==> trial 15: inputs <==
==> flow/design.v <==
`timescale 1ns / 1ns
module hexDecoder(input [3:0]binIn, output [6:0]HEX);
	wire [0:3]c = binIn;
	assign HEX[0] = ((~c[0] & ~c[1] & ~c[2] & c[3]) | (~c[0] & c[1] & ~c[2] & ~c[3]) | (c[0] & ~c[1] & c[2] & c[3]) | (c[0] & c[1] & ~c[2] & c[3]));
	assign HEX[1] = ((~c[0] & c[1] & ~c[2] & c[3]) | (~c[0] & c[1] & c[2] & ~c[3]) | (c[0] & ~c[1] & c[2] & c[3]) | (c[0] & c[1] & ~c[2] & ~c[3])| (c[0] & c[1] & c[2] & ~c[3]) | (c[0] & c[1] & c[2] & c[3]));
	assign HEX[2] = ((~c[0] & ~c[1] & c[2] & ~c[3]) | (c[0] & c[1] & ~c[2] & ~c[3]) | (c[0] & c[1] & c[2] & ~c[3]) | (c[0] & c[1] & c[2] & c[3]));
	assign HEX[3] = ((~c[0] & ~c[1] & ~c[2] & c[3]) | (~c[0] & c[1] & ~c[2] & ~c[3]) | (~c[0] & c[1] & c[2] & c[3]) | (c[0] & ~c[1] & ~c[2] & c[3])| (c[0] & ~c[1] & c[2] & ~c[3]) | (c[0] & c[1] & c[2] & c[3]));
	assign HEX[4] = ((~c[0] & ~c[1] & ~c[2] & c[3]) | (~c[0] & ~c[1] & c[2] & c[3]) | (~c[0] & c[1] & ~c[2] & ~c[3]) | (~c[0] & c[1] & ~c[2] & c[3])| (~c[0] & c[1] & c[2] & c[3]) | (c[0] & ~c[1] & ~c[2] & c[3]));
	assign HEX[5] = ((~c[0] & ~c[1] & ~c[2] & c[3]) | (~c[0] & ~c[1] & c[2] & ~c[3]) | (~c[0] & ~c[1] & c[2] & c[3]) | (~c[0] & c[1] & c[2] & c[3])| (c[0] & c[1] & ~c[2] & c[3]));
	assign HEX[6] = ((~c[0] & ~c[1] & ~c[2] & ~c[3]) | (~c[0] & ~c[1] & ~c[2] & c[3]) | (~c[0] & c[1] & c[2] & c[3]) | (c[0] & c[1] & ~c[2] & ~c[3]));
endmodule
module binaryToBCD(
    binaryIn,
	Millions,
	HundredThousands,
	TenThousands,
	Thousands,
	Hundreds,
	Tens,
	Ones
    );
    input [39:0] binaryIn;
    output reg[3:0] Ones;
	output reg[3:0] Tens;
	output reg[3:0] Hundreds;
	output reg[3:0] Thousands;
	output reg[3:0] TenThousands;
	output reg[3:0] HundredThousands;
	output reg[3:0] Millions;
    integer i;   
     always @(binaryIn)
        begin
			Millions= 4'd0;
			HundredThousands= 4'd0;
			TenThousands= 4'd0;
			Thousands= 4'd0;
			Hundreds= 4'd0;
			Tens= 4'd0;
			Ones= 4'd0;
            for (i = 21; i >=0; i = i-1)  
            begin
				if(Millions>=5)
					Millions = Millions +3;
				if(HundredThousands>=5)
					HundredThousands = HundredThousands +3;
				if(TenThousands>=5)
					TenThousands = TenThousands +3;
				if(Thousands>=5)
					Thousands = Thousands +3;
				if(Hundreds>=5)
					Hundreds = Hundreds +3;
				if(Tens>=5)
					Tens = Tens +3;
				if(Ones>=5)
					Ones = Ones +3;
				Millions = Millions<<1;
				Millions[0] = HundredThousands[3];
				HundredThousands = HundredThousands<<1;
				HundredThousands[0] = TenThousands[3];
				TenThousands = TenThousands<<1;
				TenThousands[0] = Thousands[3];
				Thousands = Thousands<<1;
				Thousands[0] = Hundreds[3];
				Hundreds = Hundreds<<1;
				Hundreds[0] = Tens[3];
				Tens = Tens<<1;
				Tens[0] = Ones[3];
				Ones = Ones<<1;
				Ones[0] = binaryIn[i];
            end
        end     
endmodule
`timescale 1ns / 1ns
module prevData(clock, reset, received_data_en, received_data, prev_data);
	input clock, reset, received_data_en;
	input [7:0]received_data;
	output reg [7:0] prev_data;
	reg [7:0] current_data;
	always@(posedge clock)begin
		if(reset)begin
			prev_data <= 0;
			current_data <= 0;
		end
		else if(received_data_en)begin
			prev_data <= current_data;
			current_data <= received_data;
		end
		else
			prev_data <= 0;
	end
endmodule
`timescale 1ns / 1ns
module logicController(clock, reset, received_data, received_data_en, click, buy, one, two, three, four, five, six, seven, eight, selection, upgradeClick);
	input clock, reset, received_data_en;
	input [7:0]received_data;
	output reg click, buy, one, two, three, four, five, six, seven, eight, selection, upgradeClick;
	localparam IDLE = 0, CLICK = 1, BUY = 2, ONE = 3, TWO = 4, THREE = 5, FOUR = 6, FIVE = 7, SIX = 8, SEVEN = 9, EIGHT = 10, UPGRADECLICK = 11;
	reg [4:0] currentState;
	reg [4:0] nextState;
	always@(*)begin
		case(currentState)
			IDLE:	begin
						if(received_data_en)begin
							if(received_data == 'h29)
								nextState = CLICK;
							else if(received_data == 'h5A)
								nextState = BUY;
							else if(received_data == 'h16)
								nextState = ONE;
							else if(received_data == 'h1E)
								nextState = TWO;
							else if(received_data == 'h26)
								nextState = THREE;
							else if(received_data == 'h25)
								nextState = FOUR;
							else if(received_data == 'h2E)
								nextState = FIVE;
							else if(received_data == 'h36)
								nextState = SIX;
							else if(received_data == 'h3D)
								nextState = SEVEN;
							else if(received_data == 'h3E)
								nextState = EIGHT;
							else if(received_data == 'h21)
								nextState = UPGRADECLICK;
							else
								nextState = IDLE;
						end
						else
							nextState = IDLE;
					end		
			CLICK: nextState = IDLE;
			BUY: nextState = IDLE;
			ONE: nextState = IDLE;
			TWO: nextState = IDLE;
			THREE: nextState = IDLE;
			FOUR: nextState = IDLE;
			FIVE: nextState = IDLE;
			SIX: nextState = IDLE;
			SEVEN: nextState = IDLE;
			EIGHT: nextState = IDLE;
			UPGRADECLICK: nextState = IDLE;
			default: nextState = IDLE;
		endcase
	end
	always@(*)begin
		click = 0;
		buy = 0; 
		one = 0; 
		two = 0; 
		three = 0; 
		four = 0; 
		five = 0; 
		six = 0; 
		seven = 0; 
		eight = 0;
		selection = 0;
		upgradeClick = 0;
		case(currentState)
			CLICK: click = 1;
			BUY: buy = 1;
			ONE:	begin
						one = 1;
						selection = 1;
					end
			TWO:	begin
						two = 1;
						selection = 1;
					end
			THREE:begin
						three = 1;
						selection = 1;
					end
			FOUR:	begin
						four = 1;
						selection = 1;
					end
			FIVE: begin
						five = 1;
						selection = 1;
					end
			SIX:	begin
						six = 1;
						selection = 1;
					end
			SEVEN:begin 
						seven = 1;
						selection = 1;
					end
			EIGHT:begin 
						eight = 1;
						selection = 1;
					end
			UPGRADECLICK: upgradeClick = 1;
			default: begin
				click = 0;
				buy = 0; 
				one = 0; 
				two = 0; 
				three = 0; 
				four = 0; 
				five = 0; 
				six = 0; 
				seven = 0; 
				eight = 0;
				selection = 0;
				upgradeClick = 0;
			end
		endcase
	end
	always@(posedge clock)begin
		if(reset)
			currentState <= IDLE;
		else
			currentState <= nextState;
	end
endmodule
`timescale 1ns / 1ns
module logicDatapath(clock, reset, pulse, money, prev_data, selectedAsset, click, buy, upgradeClick, one, two, three, four, five, six, seven, eight);
	input clock, reset, pulse, click, buy, upgradeClick, one, two, three, four, five, six, seven, eight;
	input[7:0] prev_data;
	output reg [39:0] money;
	localparam ONE = 0, TWO = 1, THREE = 2, FOUR = 3, FIVE = 4, SIX = 5, SEVEN = 6, EIGHT = 7, BREAK = 'hF0;
	output reg [7:0] selectedAsset;
	reg[29:0] rate; 
	reg[29:0] clickRate;
	reg[29:0] clickRateCost;
	reg[23:0] assetCost[7:0];
	reg[23:0] assetRates[7:0];
	wire enoughMoney = (money>= assetCost[selectedAsset]);
	wire enoughMoneyClick = (money >= clickRateCost);
	always@(*)begin
			assetCost[ONE] = 10;
			assetCost[TWO] = 40;
			assetCost[THREE] = 250;
			assetCost[FOUR] = 2000;
			assetCost[FIVE] = 10000;
			assetCost[SIX] = 100000;
			assetCost[SEVEN] = 1000000;
			assetCost[EIGHT] = 10000000;
			assetRates[ONE] = 1;
			assetRates[TWO] = 5;
			assetRates[THREE] = 15;
			assetRates[FOUR] = 60;
			assetRates[FIVE] = 800;
			assetRates[SIX] = 10000;
			assetRates[SEVEN] = 50000;
			assetRates[EIGHT] = 500000;
	end
	always@(posedge clock)begin
		if(reset)
			selectedAsset <= ONE;
		else if(prev_data == BREAK)
			selectedAsset <= selectedAsset;
		else if(one)
			selectedAsset <= ONE;
		else if(two)
			selectedAsset <= TWO;
		else if(three)
			selectedAsset <= THREE;
		else if(four)
			selectedAsset <= FOUR;
		else if(five)
			selectedAsset <= FIVE;
		else if(six)
			selectedAsset <= SIX;
		else if(seven)
			selectedAsset <= SEVEN;
		else if(eight)
			selectedAsset <= EIGHT;
		else 
			selectedAsset <= selectedAsset;
	end
	always@(posedge clock)begin
		if(reset)
			money <= 10;
		else if(prev_data == BREAK)
			money <= money;
		else if(click)
			money <= money + clickRate;
		else if(buy && enoughMoney)
			money <= money - assetCost[selectedAsset];
		else if(upgradeClick && enoughMoneyClick)
			money <= money - clickRateCost;
		else if(pulse)
			money <= money + rate;
		else
			money <= money;
	end
	always@(posedge clock)begin
		if(reset)
			rate <= 0;
		else if(prev_data == BREAK)
			rate <= rate;
		else if(buy && enoughMoney)
			rate <= rate + assetRates[selectedAsset];
		else
			rate <= rate;
	end
	always@(posedge clock)begin
		if(reset)begin
			clickRate <= 1;
			clickRateCost <= 10;
		end
		else if(prev_data == BREAK)begin
			clickRate <= clickRate;
			clickRateCost <= clickRateCost;
		end
		else if(upgradeClick && enoughMoneyClick)begin
			clickRate <= clickRate * 2;
			clickRateCost <= clickRateCost * 2;
		end
		else begin 
			clickRate <= clickRate;
			clickRateCost <= clickRateCost;
		end
	end
endmodule
`timescale 1ns / 1ns
module money_clicker(clk, rst, key_data, key_valid, tick, money, asset, HEX0, HEX1, HEX2, HEX3, HEX4, HEX5);
	input clk;
	input rst;
	input [7:0] key_data;
	input key_valid;
	input tick;
	output [39:0] money;
	output [7:0] asset;
	output [6:0] HEX0, HEX1, HEX2, HEX3, HEX4, HEX5;
	wire [3:0] Millions;
	wire [3:0] HundredThousands;
	wire [3:0] TenThousands;
	wire [3:0] Thousands;
	wire [3:0] Hundreds;
	wire [3:0] Tens;
	wire [3:0] Ones;
	wire click, buy, upgradeClick, one, two, three, four, five, six, seven, eight;
	wire [7:0] prev_data;
	wire selection;
	binaryToBCD convert (money[39:0], Millions[3:0], HundredThousands[3:0], TenThousands[3:0], Thousands[3:0], Hundreds[3:0], Tens[3:0], Ones[3:0]);
	hexDecoder H0(Ones[3:0], HEX0);
	hexDecoder H1(Tens[3:0], HEX1);
	hexDecoder H2(Hundreds[3:0], HEX2);
	hexDecoder H3(Thousands[3:0], HEX3);
	hexDecoder H4(TenThousands[3:0], HEX4);
	hexDecoder H5(HundredThousands[3:0], HEX5);
	prevData prev(clk, rst, key_valid, key_data, prev_data);
	logicController control(clk, rst, key_data, key_valid, click, buy, one, two, three, four, five, six, seven, eight, selection, upgradeClick);
	logicDatapath datapath(clk, rst, tick, money, prev_data, asset, click, buy, upgradeClick, one, two, three, four, five, six, seven, eight);
endmodule
==> flow/run.sh <==
#!/bin/bash
# the make line also repeats each setting of config.mk as NAME=value (left out here)
make -C /OpenROAD-flow-scripts/flow DESIGN_CONFIG=/design/flow/config.mk WORK_HOME=/design/flow/orfs CLKGATE_MAP_FILE= finish
==> flow/config.mk <==
export PLATFORM = sky130hd
export DESIGN_NAME = money_clicker
export DESIGN_NICKNAME = money_clicker
export VERILOG_FILES = /design/flow/design.v
export SDC_FILE = /design/flow/constraint.sdc
export NUM_CORES = 4
export LEC_CHECK = 0
export ABC_AREA = 0
export CAP_MARGIN = 0
export CELL_PAD_IN_SITES_GLOBAL_PLACEMENT = 1
export CORE_ASPECT_RATIO = 0.5
export CORE_MARGIN = 2
export CORE_UTILIZATION = 33
export CTS_CLUSTER_DIAMETER = 77
export CTS_CLUSTER_SIZE = 100
export PLACE_DENSITY = 0.89
export SLEW_MARGIN = 5
export TNS_END_PERCENT = 15
==> flow/constraint.sdc <==
create_clock -name core_clock -period 25.0 [get_ports {clk}]
set_input_delay 5.0000 -clock core_clock [delete_from_list [all_inputs] [get_ports {clk}]]
set_output_delay 5.0000 -clock core_clock [all_outputs]
set_load 0.01 [all_outputs]
==> inputs of trial 88, as changes to trial 15 <==
- ABC_AREA: 0 -> 1
- CAP_MARGIN: 0 -> 35
- CELL_PAD_IN_SITES_DETAIL_PLACEMENT: unset -> 1
- CORE_ASPECT_RATIO: 0.5 -> unset
- CORE_MARGIN: 2 -> 5
- CORE_UTILIZATION: 33 -> 40
- CTS_CLUSTER_DIAMETER: 77 -> 86
- CTS_CLUSTER_SIZE: 100 -> 82
- GPL_ROUTABILITY_DRIVEN: unset -> 1
- PLACE_DENSITY: 0.89 -> unset
- SLEW_MARGIN: 5 -> 15
==> flow/constraint.sdc (replaced) <==
create_clock -name core_clock -period 40.5 [get_ports {clk}]
set_input_delay 8.1000 -clock core_clock [delete_from_list [all_inputs] [get_ports {clk}]]
set_output_delay 8.1000 -clock core_clock [all_outputs]
set_load 0.01 [all_outputs]
==> inputs of build 49, as changes to trial 15 <==
- ABC_AREA: 0 -> 1
- CAP_MARGIN: 0 -> 20
- CELL_PAD_IN_SITES_GLOBAL_PLACEMENT: 1 -> unset
- CORE_ASPECT_RATIO: 0.5 -> unset
- CORE_UTILIZATION: 33 -> 72
- CTS_CLUSTER_DIAMETER: 77 -> 238
- CTS_CLUSTER_SIZE: 100 -> unset
- PLACE_DENSITY: 0.89 -> unset
- PLACE_DENSITY_LB_ADDON: unset -> 0.2
- SLEW_MARGIN: 5 -> 20
- TNS_END_PERCENT: 15 -> unset
==> flow/constraint.sdc (replaced) <==
create_clock -name core_clock -period 21.6 [get_ports {clk}]
set_input_delay 4.3200 -clock core_clock [delete_from_list [all_inputs] [get_ports {clk}]]
set_output_delay 4.3200 -clock core_clock [all_outputs]
set_load 0.01 [all_outputs]
==> inputs of trial 35, as changes to trial 15 <==
- ABC_AREA: 0 -> unset
- CAP_MARGIN: 0 -> 20
- CELL_PAD_IN_SITES_GLOBAL_PLACEMENT: 1 -> unset
- CORE_ASPECT_RATIO: 0.5 -> unset
- CORE_UTILIZATION: 33 -> 57
- CTS_CLUSTER_DIAMETER: 77 -> unset
- CTS_CLUSTER_SIZE: 100 -> unset
- PLACE_DENSITY: 0.89 -> unset
- SLEW_MARGIN: 5 -> 20
- TNS_END_PERCENT: 15 -> unset
==> flow/constraint.sdc (replaced) <==
create_clock -name core_clock -period 13.9 [get_ports {clk}]
set_input_delay 2.7800 -clock core_clock [delete_from_list [all_inputs] [get_ports {clk}]]
set_output_delay 2.7800 -clock core_clock [all_outputs]
set_load 0.01 [all_outputs]
==> comparison <==
Trial 88 finished clean. Trial 15 finished with timing, DRC and antenna clean. Build 49 produced a clean layout. Trial 35 ended with an error in 5_1_grt, error ODB-0269. Clock-buffer cell count: trial 15 > trial 88 > build 49. Final area: build 49 < trial 88 < trial 15. Hold slack: trial 15 > trial 88 > build 49. Against trial 15, the critical path depth of trial 88 is higher by 24. First-iteration DRC count: trial 15 is higher than build 49 (14%). Non-clock buffer count: build 49 < trial 88 < trial 15.
